// reuleaux
module reuleaux(input logic clk, input logic rst_n, input logic [2:0] colour,
                input logic [7:0] centre_x, input logic [6:0] centre_y, input logic [7:0] diameter,
                input logic start, output logic done,
                output logic [7:0] vga_x, output logic [6:0] vga_y,
                output logic [2:0] vga_colour, output logic vga_plot);
For scale: about 4900 cells after synthesis, about 32 flip-flops, roughly 36000 sq um of cells after synthesis.
==> flow/config.mk <==
export PLATFORM = sky130hd
export DESIGN_NAME = reuleaux
export DESIGN_NICKNAME = reuleaux
export VERILOG_FILES = /design/flow/design.v
export SDC_FILE = /design/flow/constraint.sdc
export NUM_CORES = 4
export LEC_CHECK = 0
export CAP_MARGIN = 20
export CORE_ASPECT_RATIO = 0.98
export CORE_MARGIN = 7
export CORE_UTILIZATION = 58
export CTS_CLUSTER_DIAMETER = 396
export CTS_CLUSTER_SIZE = 98
export GPL_ROUTABILITY_DRIVEN = 0
export HOLD_SLACK_MARGIN = 0.27
export SETUP_SLACK_MARGIN = -0.19
export SLEW_MARGIN = 20
export TNS_END_PERCENT = 10
==> flow/constraint.sdc <==
create_clock -name core_clock -period 40.0 [get_ports {clk}]
set_input_delay 8.0000 -clock core_clock [delete_from_list [all_inputs] [get_ports {clk}]]
set_output_delay 8.0000 -clock core_clock [all_outputs]
set_load 0.01 [all_outputs]
run.sh (not shown) runs the stock make flow with config.mk's settings and CLKGATE_MAP_FILE=.
The starting point completed with no timing, DRC or antenna violations.
==> next run, changes <==
ABC_AREA = 1   (was default)
CELL_PAD_IN_SITES_DETAIL_PLACEMENT = 1   (was default)
CELL_PAD_IN_SITES_GLOBAL_PLACEMENT = 1   (was default)
CORE_ASPECT_RATIO = default   (was 0.98)
CORE_MARGIN = 3   (was 7)
CORE_UTILIZATION = 65   (was 58)
CTS_CLUSTER_DIAMETER = default   (was 396)
CTS_CLUSTER_SIZE = default   (was 98)
HOLD_SLACK_MARGIN = default   (was 0.27)
MAX_ROUTING_LAYER = met4   (was default)
SETUP_SLACK_MARGIN = default   (was -0.19)
SLEW_MARGIN = 15   (was 20)
TNS_END_PERCENT = default   (was 10)
What happened: The new run ended with an error in global placement without I/O; area after synthesis grows by 9.0%; die area goes down by 8.5%; synthesized cell count rose by 35%.
==> next run, changes <==
ABC_AREA = default   (was 1)
CELL_PAD_IN_SITES_DETAIL_PLACEMENT = default   (was 1)
CELL_PAD_IN_SITES_GLOBAL_PLACEMENT = default   (was 1)
CORE_MARGIN = 2   (was 3)
GPL_ROUTABILITY_DRIVEN = default   (was 0)
MAX_ROUTING_LAYER = default   (was met4)
SLEW_MARGIN = 20   (was 15)
clock period = 32.7 ns   (was 40.0 ns; I/O delays follow)
This time the run finished but failed the layout checks on setup timing.
Area after synthesis decreases by 8.3%.
Die area decreases by 9.6%.
Synthesized cell count decreases by 26%.
==> next run, changes <==
CORE_UTILIZATION = 40   (was 65)
clock period = 31.2 ns   (was 32.7 ns; I/O delays follow)
After rerunning: The new run completed, yet does not pass: setup timing. Sequential cell count is unchanged. Wire length shrinks by a few percent. Clock-buffer cell count does not change. Register-to-register slack degrades by 1.3 ns. Via count shrinks by a few percent. First-iteration DRC count shrinks by well over a third. Cell area grows by a little under a tenth. Cell count grows by roughly a tenth. Non-clock buffer count grows by 276.

---

reuleaux again, from the RTL that the note above started with.
==> flow/config.mk <==
export PLATFORM = sky130hd
export DESIGN_NAME = reuleaux
export DESIGN_NICKNAME = reuleaux
export VERILOG_FILES = /design/flow/design.v
export SDC_FILE = /design/flow/constraint.sdc
export NUM_CORES = 4
export LEC_CHECK = 0
export CAP_MARGIN = 20
export CORE_MARGIN = 4
export CORE_UTILIZATION = 18
export GPL_TIMING_DRIVEN = 1
export MAX_ROUTING_LAYER = met4
export PLACE_DENSITY_LB_ADDON = 0.12
export SETUP_SLACK_MARGIN = 4.95
export SLEW_MARGIN = 40
==> flow/constraint.sdc <==
create_clock -name core_clock -period 24.5 [get_ports {clk}]
set_input_delay 4.9000 -clock core_clock [delete_from_list [all_inputs] [get_ports {clk}]]
set_output_delay 4.9000 -clock core_clock [all_outputs]
set_load 0.01 [all_outputs]
The first run finished with setup timing left.
Change:
==> flow/config.mk (replaced) <==
export PLATFORM = sky130hd
export DESIGN_NAME = reuleaux
export DESIGN_NICKNAME = reuleaux
export VERILOG_FILES = /design/flow/design.v
export SDC_FILE = /design/flow/constraint.sdc
export NUM_CORES = 4
export LEC_CHECK = 0
export CAP_MARGIN = 20
export CORE_MARGIN = 2
export CORE_UTILIZATION = 40
export SLEW_MARGIN = 20
==> flow/constraint.sdc (replaced) <==
create_clock -name core_clock -period 40.0 [get_ports {clk}]
set_input_delay 8.0000 -clock core_clock [delete_from_list [all_inputs] [get_ports {clk}]]
set_output_delay 8.0000 -clock core_clock [all_outputs]
set_load 0.01 [all_outputs]
Outcome: The new run completed with no timing, DRC or antenna violations; final area shrinks by a quarter to a third; via count shrinks by roughly a tenth; setup slack gains 6100 ps; flip-flop count is unchanged; hold slack loses 13 ps; routed wire length shrinks by a quarter to a third; synthesized cell count stays the same.
Change:
--- a/flow/config.mk
+++ b/flow/config.mk
@@ -8,0 +9 @@
+export CORE_ASPECT_RATIO = 1.77
@@ -10,2 +11,7 @@
-export CORE_UTILIZATION = 40
-export SLEW_MARGIN = 20
+export CORE_UTILIZATION = 58
+export CTS_CLUSTER_DIAMETER = 396
+export CTS_CLUSTER_SIZE = 98
+export GPL_ROUTABILITY_DRIVEN = 0
+export SETUP_SLACK_MARGIN = -0.19
+export SLEW_MARGIN = 0
+export TNS_END_PERCENT = 40
What happened: The changed run finished with timing, DRC and antenna clean. Via count rose by 5.8%. Worst setup slack got worse by 530 ps. Die area went down by about 30%.
Change:
==> flow/config.mk (replaced) <==
export PLATFORM = sky130hd
export DESIGN_NAME = reuleaux
export DESIGN_NICKNAME = reuleaux
export VERILOG_FILES = /design/flow/design.v
export SDC_FILE = /design/flow/constraint.sdc
export NUM_CORES = 4
export LEC_CHECK = 0
export CAP_MARGIN = 20
export CORE_MARGIN = 2
export CORE_UTILIZATION = 40
export GPL_ROUTABILITY_DRIVEN = 0
export SLEW_MARGIN = 20
export TNS_END_PERCENT = 95
==> flow/constraint.sdc (replaced) <==
create_clock -name core_clock -period 40.1 [get_ports {clk}]
set_input_delay 8.0200 -clock core_clock [delete_from_list [all_inputs] [get_ports {clk}]]
set_output_delay 8.0200 -clock core_clock [all_outputs]
set_load 0.01 [all_outputs]
=> Die size goes up by well over a third; wire length goes down by roughly a tenth; core utilization goes down by 20 points; area after synthesis does not change; global-route usage goes down by 16 points; clock-buffer cell count goes down by 1; first-iteration DRC count goes up by a little under a tenth; via count goes down by a few percent; worst setup slack improved by 690 ps; final area goes down slightly; sequential share of layout area barely changes.

---

Starting RTL as in the previous note.
export LEC_CHECK = 0
export ABC_AREA = 1
export CAP_MARGIN = 20
export CELL_PAD_IN_SITES_DETAIL_PLACEMENT = 1
export CELL_PAD_IN_SITES_GLOBAL_PLACEMENT = 1
export CORE_ASPECT_RATIO = 1.98
export CORE_MARGIN = 2
export CORE_UTILIZATION = 65
export CTS_CLUSTER_SIZE = 50
export GPL_ROUTABILITY_DRIVEN = 0
export MAX_ROUTING_LAYER = met4
export SLEW_MARGIN = 15
create_clock -name core_clock -period 40.0 [get_ports {clk}]
The baseline ended with an error in global placement without I/O (3_1_place_gp_skip_io) (GPL-0301).
Edit:
- CELL_PAD_IN_SITES_GLOBAL_PLACEMENT: 1 -> default
- CORE_ASPECT_RATIO: 1.98 -> default
- CORE_UTILIZATION: 65 -> 40
- CTS_CLUSTER_SIZE: 50 -> default
- GPL_ROUTABILITY_DRIVEN: 0 -> default
- MAX_ROUTING_LAYER: met4 -> default
- SLEW_MARGIN: 15 -> 20
=>
- The new run finished clean
- synthesized area is unchanged
- synthesized cell count does not change
- die area rose by 61%
Edit:
- ABC_AREA: 1 -> default
- CELL_PAD_IN_SITES_DETAIL_PLACEMENT: 1 -> default
- CORE_ASPECT_RATIO: default -> 0.5
- CORE_UTILIZATION: 40 -> 58
- CTS_CLUSTER_DIAMETER: default -> 396
- CTS_CLUSTER_SIZE: default -> 98
- GPL_ROUTABILITY_DRIVEN: default -> 0
- HOLD_SLACK_MARGIN: default -> 0.26
- SETUP_SLACK_MARGIN: default -> -0.19
- TNS_END_PERCENT: default -> 40
Outcome: Hold slack is better by 0.14 ns; cell area fell by 7.5%; setup slack loses 0.73 ns.

---

run a:
Starting RTL as in the previous note.
Settings: LEC_CHECK=0, CAP_MARGIN=20, CORE_ASPECT_RATIO=0.5, CORE_MARGIN=2, CORE_UTILIZATION=58, CTS_CLUSTER_DIAMETER=396, CTS_CLUSTER_SIZE=98, GPL_ROUTABILITY_DRIVEN=0, HOLD_SLACK_MARGIN=-0.07, SETUP_SLACK_MARGIN=-0.19, SLEW_MARGIN=20, TNS_END_PERCENT=40; clock period 40.0 ns.
Run a finished end to end and its layout was clean on timing, DRC and antenna.
Input-level comparison between run b and run a:
==> flow/config.mk <==
export PLATFORM = sky130hd
export DESIGN_NAME = reuleaux
export DESIGN_NICKNAME = reuleaux
export VERILOG_FILES = /design/flow/design.v
export SDC_FILE = /design/flow/constraint.sdc
export NUM_CORES = 4
export LEC_CHECK = 0
export CAP_MARGIN = 20
export CORE_MARGIN = 2
export CORE_UTILIZATION = 72
export SLEW_MARGIN = 20
==> flow/constraint.sdc <==
create_clock -name core_clock -period 23.7 [get_ports {clk}]
set_input_delay 4.7400 -clock core_clock [delete_from_list [all_inputs] [get_ports {clk}]]
set_output_delay 4.7400 -clock core_clock [all_outputs]
set_load 0.01 [all_outputs]
Findings:
Flow for run b halted at 4_1_cts, error code DPL-0038.
Die area for run b is lower than for run a.
Comparing run a against run b, there is no change at all in area fraction in mux cells.
Synthesized instance count: run b vs run a — no meaningful difference

---

## the previous run
reuleaux again, from the RTL that the note above started with.
export LEC_CHECK = 0
export CAP_MARGIN = 20
export CELL_PAD_IN_SITES_DETAIL_PLACEMENT = 1
export CORE_ASPECT_RATIO = 0.6
export CORE_MARGIN = 2
export CORE_UTILIZATION = 48
export CTS_CLUSTER_SIZE = 56
export GPL_ROUTABILITY_DRIVEN = 0
export HOLD_SLACK_MARGIN = 0.14
export MAX_ROUTING_LAYER = met5
export MIN_ROUTING_LAYER = met1
export PLACE_DENSITY_LB_ADDON = 0.12
export SLEW_MARGIN = 20
export TNS_END_PERCENT = 15
create_clock -name core_clock -period 54.3 [get_ports {clk}]
Every stage of the flow completed for the previous run, and the final layout passed the timing, design-rule and antenna checks.
The inputs of the current run differ from those of the previous run as listed below.
==> flow/config.mk <==
export PLATFORM = sky130hd
export DESIGN_NAME = reuleaux
export DESIGN_NICKNAME = reuleaux
export VERILOG_FILES = /design/flow/design.v
export SDC_FILE = /design/flow/constraint.sdc
export NUM_CORES = 4
export LEC_CHECK = 0
export ABC_AREA = 1
export CAP_MARGIN = 20
export CORE_MARGIN = 2
export CORE_UTILIZATION = 66
export SETUP_SLACK_MARGIN = -2.0
export SLEW_MARGIN = 20
==> flow/constraint.sdc <==
create_clock -name core_clock -period 29.8 [get_ports {clk}]
set_input_delay 5.9600 -clock core_clock [delete_from_list [all_inputs] [get_ports {clk}]]
set_output_delay 5.9600 -clock core_clock [all_outputs]
set_load 0.01 [all_outputs]
- Every stage of the current run finished as expected; the final checks, on the other hand, flagged negative setup slack, which means the layout fails.
- NOTE: height of the die in the current run exceeds that of the previous run
- Delta (the current run minus the previous run): routed length per instance shows a reduction of about 33%; worst setup slack after layout shows a reduction of 5.89 ns; routed wire length on met2 shows an increase of 6000 um.
